==> trial 89 <==
==> flow/design.v <==
module cordic(
        clk_in,
        reset_n,
        ena,
        phase_in,
        phase_out,
        cos_o,
        sin_o
        );
  parameter dat_width = 16, pha_width =16, pipeline = 10;
  input clk_in, reset_n, ena;
  input [pha_width-1 : 0] phase_in;
  output [pha_width-1 : 0] phase_out;
  output [dat_width-1 : 0] cos_o, sin_o;
  reg [dat_width-1 : 0] x[pipeline :0];
  reg [dat_width-1 : 0] y[pipeline :0];
  reg [pha_width-1 : 0] z[pipeline :0];
  reg [pha_width-1 : 0] phase_tmp[pipeline :0];
  wire [dat_width-1:0] amp;
  wire [pha_width-1:0] atan [32:0];
  assign amp = 32'd1304065887 >>(32-dat_width);       
  assign atan[0] = 32'd536870912 >>(32-pha_width);    
	assign atan[1] = 32'd316933407 >>(32-pha_width);    
	assign atan[2]	= 32'd167458907 >>(32-pha_width);    
	assign atan[3]= 32'd85004756 >>(32-pha_width);      
	assign atan[4]= 32'd42667331 >>(32-pha_width);      
	assign atan[5]= 32'd21354465 >>(32-pha_width);      
	assign atan[6]= 32'd10679838 >>(32-pha_width);      
	assign atan[7]= 32'd5340245 >>(32-pha_width);       
	assign atan[8]= 32'd2670163 >>(32-pha_width);       
	assign atan[9]= 32'd1335087 >>(32-pha_width);       
	assign atan[10]= 32'd667544 >>(32-pha_width);       
	assign atan[11]= 32'd333772 >>(32-pha_width);       
	assign atan[12]= 32'd166886 >>(32-pha_width);       
	assign atan[13]= 32'd83443 >>(32-pha_width);       
	assign atan[14]= 32'd41722 >>(32-pha_width);       
	assign atan[15]= 32'd20861 >>(32-pha_width);       
	assign atan[16]= 32'd10430 >>(32-pha_width);       
	assign atan[17]= 32'd5215 >>(32-pha_width);       
	assign atan[18]= 32'd2608 >>(32-pha_width);       
	assign atan[19]= 32'd1304 >>(32-pha_width);       
	assign atan[20]= 32'd652 >>(32-pha_width);       
	assign atan[21]= 32'd326 >>(32-pha_width);      
	assign atan[22]= 32'd163 >>(32-pha_width);
	assign atan[23]= 32'd81 >>(32-pha_width);
	assign atan[24]= 32'd41 >>(32-pha_width);
	assign atan[25]= 32'd20 >>(32-pha_width);
	assign atan[26]= 32'd10 >>(32-pha_width);
	assign atan[27]= 32'd5 >>(32-pha_width);
	assign atan[28]= 32'd3 >>(32-pha_width);
	assign atan[29]= 32'd1 >>(32-pha_width);
	assign atan[30]= 32'd1 >>(32-pha_width);
	assign atan[31]= 32'd0 >>(32-pha_width);
	assign atan[32]= 32'd0 >>(32-pha_width);
always @(posedge clk_in )
begin
  if( !reset_n )   
  begin
     x[0] <= 0;
      y[0] <= 0;
      z[0] <= 0;
      phase_tmp[0] <=  0;
  end
  else
  begin
      x[0] <= amp;
      y[0] <= 0;
      z[0] <= { 2'b0, phase_in[pha_width-3 : 0]};
      phase_tmp[0] <=  phase_in;                  
  end    
end
genvar i;
  wire [dat_width-1 : 0] x_tmp[pipeline-1 :0];
  wire [dat_width-1 : 0] y_tmp[pipeline-1 :0];
  wire [pha_width-1 : 0] z_tmp[pipeline-1 :0];
generate for(i=1;i<=pipeline;i=i+1) begin:cordic_core  
  cordic_step #(dat_width,pha_width,i) cordic_step_inst(x[i-1],y[i-1],z[i-1],atan[i-1],x_tmp[i-1],y_tmp[i-1],z_tmp[i-1]);
  always @(posedge clk_in)
  begin
   if(!reset_n)
   begin
      x[i] <= 0;
      y[i] <= 0;
      z[i] <= 0;
      phase_tmp[i]<=0;
   end
   else 
   begin             
      x[i] <= x_tmp[i-1];     
      y[i] <= y_tmp[i-1];     
      z[i] <= z_tmp[i-1]; 
      phase_tmp[i] <= phase_tmp[i-1];      
   end        
  end
end
endgenerate
reg [dat_width-1 : 0] cos_o, sin_o;
reg [pha_width-1 : 0] phase_out;
wire [pha_width-1:0] quad_tmp;
wire [1:0] quad;
assign quad_tmp = phase_tmp[pipeline];
assign quad = quad_tmp[pha_width-1: pha_width-2];
wire [dat_width-1 : 0] x_o_wire, y_o_wire;
wire [dat_width-1 : 0] x_o_wire_tmp, y_o_wire_tmp;
assign x_o_wire_tmp = x[pipeline];
assign y_o_wire_tmp = y[pipeline];
assign x_o_wire = x_o_wire_tmp[dat_width-1] ? {(dat_width){1'b0}} : x[pipeline];
assign y_o_wire = y_o_wire_tmp[dat_width-1] ? {(dat_width){1'b0}} : y[pipeline];
always @(posedge clk_in)
begin
  if( !reset_n)
  begin
    cos_o <= 0;
    sin_o <= 0;
    phase_out <= 0;    
  end
  else    
  begin
    case( quad[1:0] )
      2'b00:begin
            cos_o <= x_o_wire; 
            sin_o <= y_o_wire; 
            end
      2'b01:begin
            cos_o <= ~y_o_wire + 1'b1;
            sin_o <= x_o_wire;
            end
      2'b10:begin
            cos_o <= ~x_o_wire + 1'b1;
            sin_o <= ~y_o_wire + 1'b1;
            end
      2'b11:begin
            cos_o <= y_o_wire;
            sin_o <= ~x_o_wire + 1'b1;
            end
      default:begin
            cos_o <= x_o_wire;
            sin_o <= y_o_wire;
            end
    endcase
    phase_out <= phase_tmp[pipeline];
  end
end
endmodule
module cordic_step(
  dat_a,
  dat_b,
  dat_c,
  dat_pha,
  out_a,
  out_b,
  out_c
  );
  parameter dat_width = 16, pha_width = 16, pipe_index = 3;
  input [dat_width-1:0] dat_a, dat_b;
  input [pha_width-1:0] dat_c;
  input [pha_width-1:0] dat_pha;
  output[dat_width-1:0] out_a, out_b;
  output [pha_width-1:0] out_c;
  wire [dat_width:0] out_a_tmp1, out_a_tmp2, out_a_tmp3, out_b_tmp1, out_b_tmp2, out_b_tmp3;
  wire [pha_width-1:0] out_c_tmp1,out_c_tmp2 ;
  wire [1:0] ov_a,ov_b;
generate
  if(pipe_index == 6'b1 )
  begin
    assign out_a_tmp1 = { dat_a[dat_width-1], dat_a} + { dat_b[dat_width-1], dat_b};
    assign out_b_tmp1 = { dat_b[dat_width-1], dat_b} - { dat_a[dat_width-1], dat_a};
    assign out_c_tmp1 = dat_c + dat_pha;
    assign out_a_tmp2 = { dat_a[dat_width-1], dat_a} - { dat_b[dat_width-1], dat_b};
    assign out_b_tmp2 = { dat_b[dat_width-1], dat_b} + { dat_a[dat_width-1], dat_a};
    assign out_c_tmp2 = dat_c - dat_pha;
  end
  else
  begin
     assign out_a_tmp1 = { dat_a[dat_width-1], dat_a} + { { (pipe_index){dat_b[dat_width-1]} }, dat_b[dat_width-1: (pipe_index-1)] } ;
     assign out_b_tmp1 = { dat_b[dat_width-1], dat_b} - { { (pipe_index){dat_a[dat_width-1]} }, dat_a[dat_width-1: (pipe_index-1)] } ;
     assign out_c_tmp1 = dat_c + dat_pha;
     assign out_a_tmp2 = { dat_a[dat_width-1], dat_a} - { { (pipe_index){dat_b[dat_width-1]} }, dat_b[dat_width-1: (pipe_index-1)] } ;
     assign out_b_tmp2 = { dat_b[dat_width-1], dat_b} + { { (pipe_index){dat_a[dat_width-1]} }, dat_a[dat_width-1: (pipe_index-1)] } ;
     assign out_c_tmp2 = dat_c - dat_pha;
  end
  assign out_a_tmp3 = dat_c[pha_width-1] ? out_a_tmp1 :out_a_tmp2;
  assign out_b_tmp3 = dat_c[pha_width-1] ? out_b_tmp1 :out_b_tmp2;
endgenerate
  assign ov_a = out_a_tmp3[dat_width:dat_width-1];
  assign ov_b = out_b_tmp3[dat_width:dat_width-1];
  assign out_a = ~^ ov_a ? (out_a_tmp3[dat_width-1:0]):(ov_a[1] ? {1'b1, {(dat_width-1){1'b0}} } : {1'b0, {(dat_width-1){1'b1}} } );
  assign out_b = ~^ ov_b ? (out_b_tmp3[dat_width-1:0]):(ov_b[1] ? {1'b1, {(dat_width-1){1'b0}} } : {1'b0, {(dat_width-1){1'b1}} } );
  assign out_c = dat_c[pha_width-1] ? out_c_tmp1 :out_c_tmp2;
endmodule
==> flow/run.sh <==
#!/bin/bash
# the make line also repeats each setting of config.mk as NAME=value (left out here)
make -C /OpenROAD-flow-scripts/flow DESIGN_CONFIG=/design/flow/config.mk WORK_HOME=/design/flow/orfs CLKGATE_MAP_FILE= finish
==> flow/config.mk <==
export PLATFORM = sky130hd
export DESIGN_NAME = cordic
export DESIGN_NICKNAME = cordic
export VERILOG_FILES = /design/flow/design.v
export SDC_FILE = /design/flow/constraint.sdc
export NUM_CORES = 4
export LEC_CHECK = 0
export ABC_AREA = 1
export CAP_MARGIN = 20
export CELL_PAD_IN_SITES_DETAIL_PLACEMENT = 0
export CORE_MARGIN = 2
export CORE_UTILIZATION = 70
export CTS_CLUSTER_DIAMETER = 56
export CTS_CLUSTER_SIZE = 72
export GPL_TIMING_DRIVEN = 1
export MIN_ROUTING_LAYER = met1
export PLACE_DENSITY_LB_ADDON = 0.16
export SETUP_SLACK_MARGIN = 0.71
export SLEW_MARGIN = 20
export TNS_END_PERCENT = 5
==> flow/constraint.sdc <==
create_clock -name core_clock -period 2.53 [get_ports {clk_in}]
set_input_delay 0.5060 -clock core_clock [delete_from_list [all_inputs] [get_ports {clk_in}]]
set_output_delay 0.5060 -clock core_clock [all_outputs]
set_load 0.01 [all_outputs]
==> build 59: changes against trial 89 <==
==> flow/config.mk (replaced) <==
export PLATFORM = sky130hd
export DESIGN_NAME = cordic
export DESIGN_NICKNAME = cordic
export VERILOG_FILES = /design/flow/design.v
export SDC_FILE = /design/flow/constraint.sdc
export NUM_CORES = 4
export LEC_CHECK = 0
export ABC_AREA = 1
export CAP_MARGIN = 20
export CORE_MARGIN = 2
export CORE_UTILIZATION = 57
export SLEW_MARGIN = 20
==> flow/constraint.sdc (replaced) <==
create_clock -name core_clock -period 3.93 [get_ports {clk_in}]
set_input_delay 0.7860 -clock core_clock [delete_from_list [all_inputs] [get_ports {clk_in}]]
set_output_delay 0.7860 -clock core_clock [all_outputs]
set_load 0.01 [all_outputs]
==> trial 65: changes against trial 89 <==
==> flow/config.mk (replaced) <==
export PLATFORM = sky130hd
export DESIGN_NAME = cordic
export DESIGN_NICKNAME = cordic
export VERILOG_FILES = /design/flow/design.v
export SDC_FILE = /design/flow/constraint.sdc
export NUM_CORES = 4
export LEC_CHECK = 0
export ABC_AREA = 0
export CAP_MARGIN = 20
export CELL_PAD_IN_SITES_DETAIL_PLACEMENT = 0
export CORE_MARGIN = 2
export CORE_UTILIZATION = 72
export GPL_TIMING_DRIVEN = 1
export MIN_ROUTING_LAYER = met1
export PLACE_DENSITY = 0.66
export SETUP_SLACK_MARGIN = 0.49
export SLEW_MARGIN = 20
==> flow/constraint.sdc (replaced) <==
create_clock -name core_clock -period 3.28 [get_ports {clk_in}]
set_input_delay 0.6560 -clock core_clock [delete_from_list [all_inputs] [get_ports {clk_in}]]
set_output_delay 0.6560 -clock core_clock [all_outputs]
set_load 0.01 [all_outputs]
==> build 95: changes against trial 89 <==
==> flow/config.mk (replaced) <==
export PLATFORM = sky130hd
export DESIGN_NAME = cordic
export DESIGN_NICKNAME = cordic
export VERILOG_FILES = /design/flow/design.v
export SDC_FILE = /design/flow/constraint.sdc
export NUM_CORES = 4
export LEC_CHECK = 0
export CAP_MARGIN = 20
export CORE_ASPECT_RATIO = 0.96
export CORE_MARGIN = 2
export CORE_UTILIZATION = 31
export SLEW_MARGIN = 20
==> flow/constraint.sdc (replaced) <==
create_clock -name core_clock -period 5.0 [get_ports {clk_in}]
set_input_delay 1.0000 -clock core_clock [delete_from_list [all_inputs] [get_ports {clk_in}]]
set_output_delay 1.0000 -clock core_clock [all_outputs]
set_load 0.01 [all_outputs]
==> flow_metrics.py <==
# Generated from Yosys and OpenROAD reports
metrics = {
    "logic_synthesis": {
        "yosysMostFrequentCell": "nand2_1",
        "synthesis.area_per_instance_sq_um": 6.91,
        "netlist_area_sq_mm": 0.0396,
        "synth.top_cell.area_share": 0.301,
        "simple_gate_share": 0.277,
        "top_cells_by_count": "nand2_1, inv_1, dfxtp_1",
        "ys_sh_mux": 0,
        "aoi_share": 0.133,
    },
    "outcome": {
        "failing_step": "global routing",
        "firstError": "[ERROR GRT-0232] Routing congestion too high. Check the congestion heatmap in the GUI.",
        "status": "stopped before the end",
    },
    "floorplanning": {
        "die_x_um": 242,
        "core_area_sq_mm": 0.0562,
        "die_h_um": 242,
    },
    "placed_design": {
        "place_area_sq_mm": 0.0478,
        "post-place-ws_ns": -0.501,
    },
    "clock_tree": {
        "post_cts_buffers": 25,
        "h-tree-depth": 2,
    },
}
[end of results for trial 89]
==> flow_metrics.py <==
# Auto-generated metrics
metrics = {
    "logic_synthesis": {
        "edf_count": 0,
        "aoi_share": 0.133,
        "simple_gate_share": 0.277,
        "synthesis.area_per_instance_sq_um": 6.91,
        "yosysMostFrequentCell": "nand2_1",
        "top_cells_by_count": "nand2_1, inv_1, dfxtp_1",
    },
    "placed_design": {
        "place_area_sq_mm": 0.0411,
        "post-place-ws_ns": 0.406,
    },
    "clock_tree": {
        "post_cts_buffers": 0,
        "h-tree-depth": 3,
    },
    "floorplanning": {
        "die_h_um": 267,
        "die_x_um": 267,
    },
    "outcome": {
        "status": "no timing/DRC/antenna violations",
    },
}
[end of results for build 59]
==> flow_metrics.py <==
# Generated from Yosys and OpenROAD reports
metrics = {
    "outcome": {
        "status": "stopped before the end",
        "failing_step": "clock tree synthesis",
        "firstError": "[ERROR DPL-0033] detailed placement checks failed during check placement.",
    },
    "floorplanning": {
        "die_h_um": 229,
        "core_area_sq_mm": 0.0501,
    },
    "logic_synthesis": {
        "netlist_area_sq_mm": 0.0365,
        "synth.top_cell.area_share": 0.326,
        "top_cells_by_count": "dfxtp_1, ha_1, nor2_1",
        "synthesis.area_per_instance_sq_um": 8.59,
        "aoi_share": 0.212,
        "simple_gate_share": 0.172,
    },
    "placed_design": {
        "post-place-ws_ns": -0.619,
    },
}
[end of results for trial 65]
==> flow_metrics.py <==
# Auto-generated metrics
metrics = {
    "logic_synthesis": {
        "aoi_share": 0.212,
        "top_cells_by_count": "dfxtp_1, ha_1, nor2_1",
        "ys_sh_mux": 0.0107,
        "netlist_area_sq_mm": 0.0365,
        "synth.top_cell.area_share": 0.326,
    },
    "floorplanning": {
        "die_h_um": 340,
        "die_x_um": 354,
        "core_area_sq_mm": 0.117,
    },
    "clock_tree": {
        "h-tree-depth": 2,
        "post_cts_buffers": 0,
    },
    "outcome": {
        "status": "no timing/DRC/antenna violations",
    },
}
[end of results for build 95]
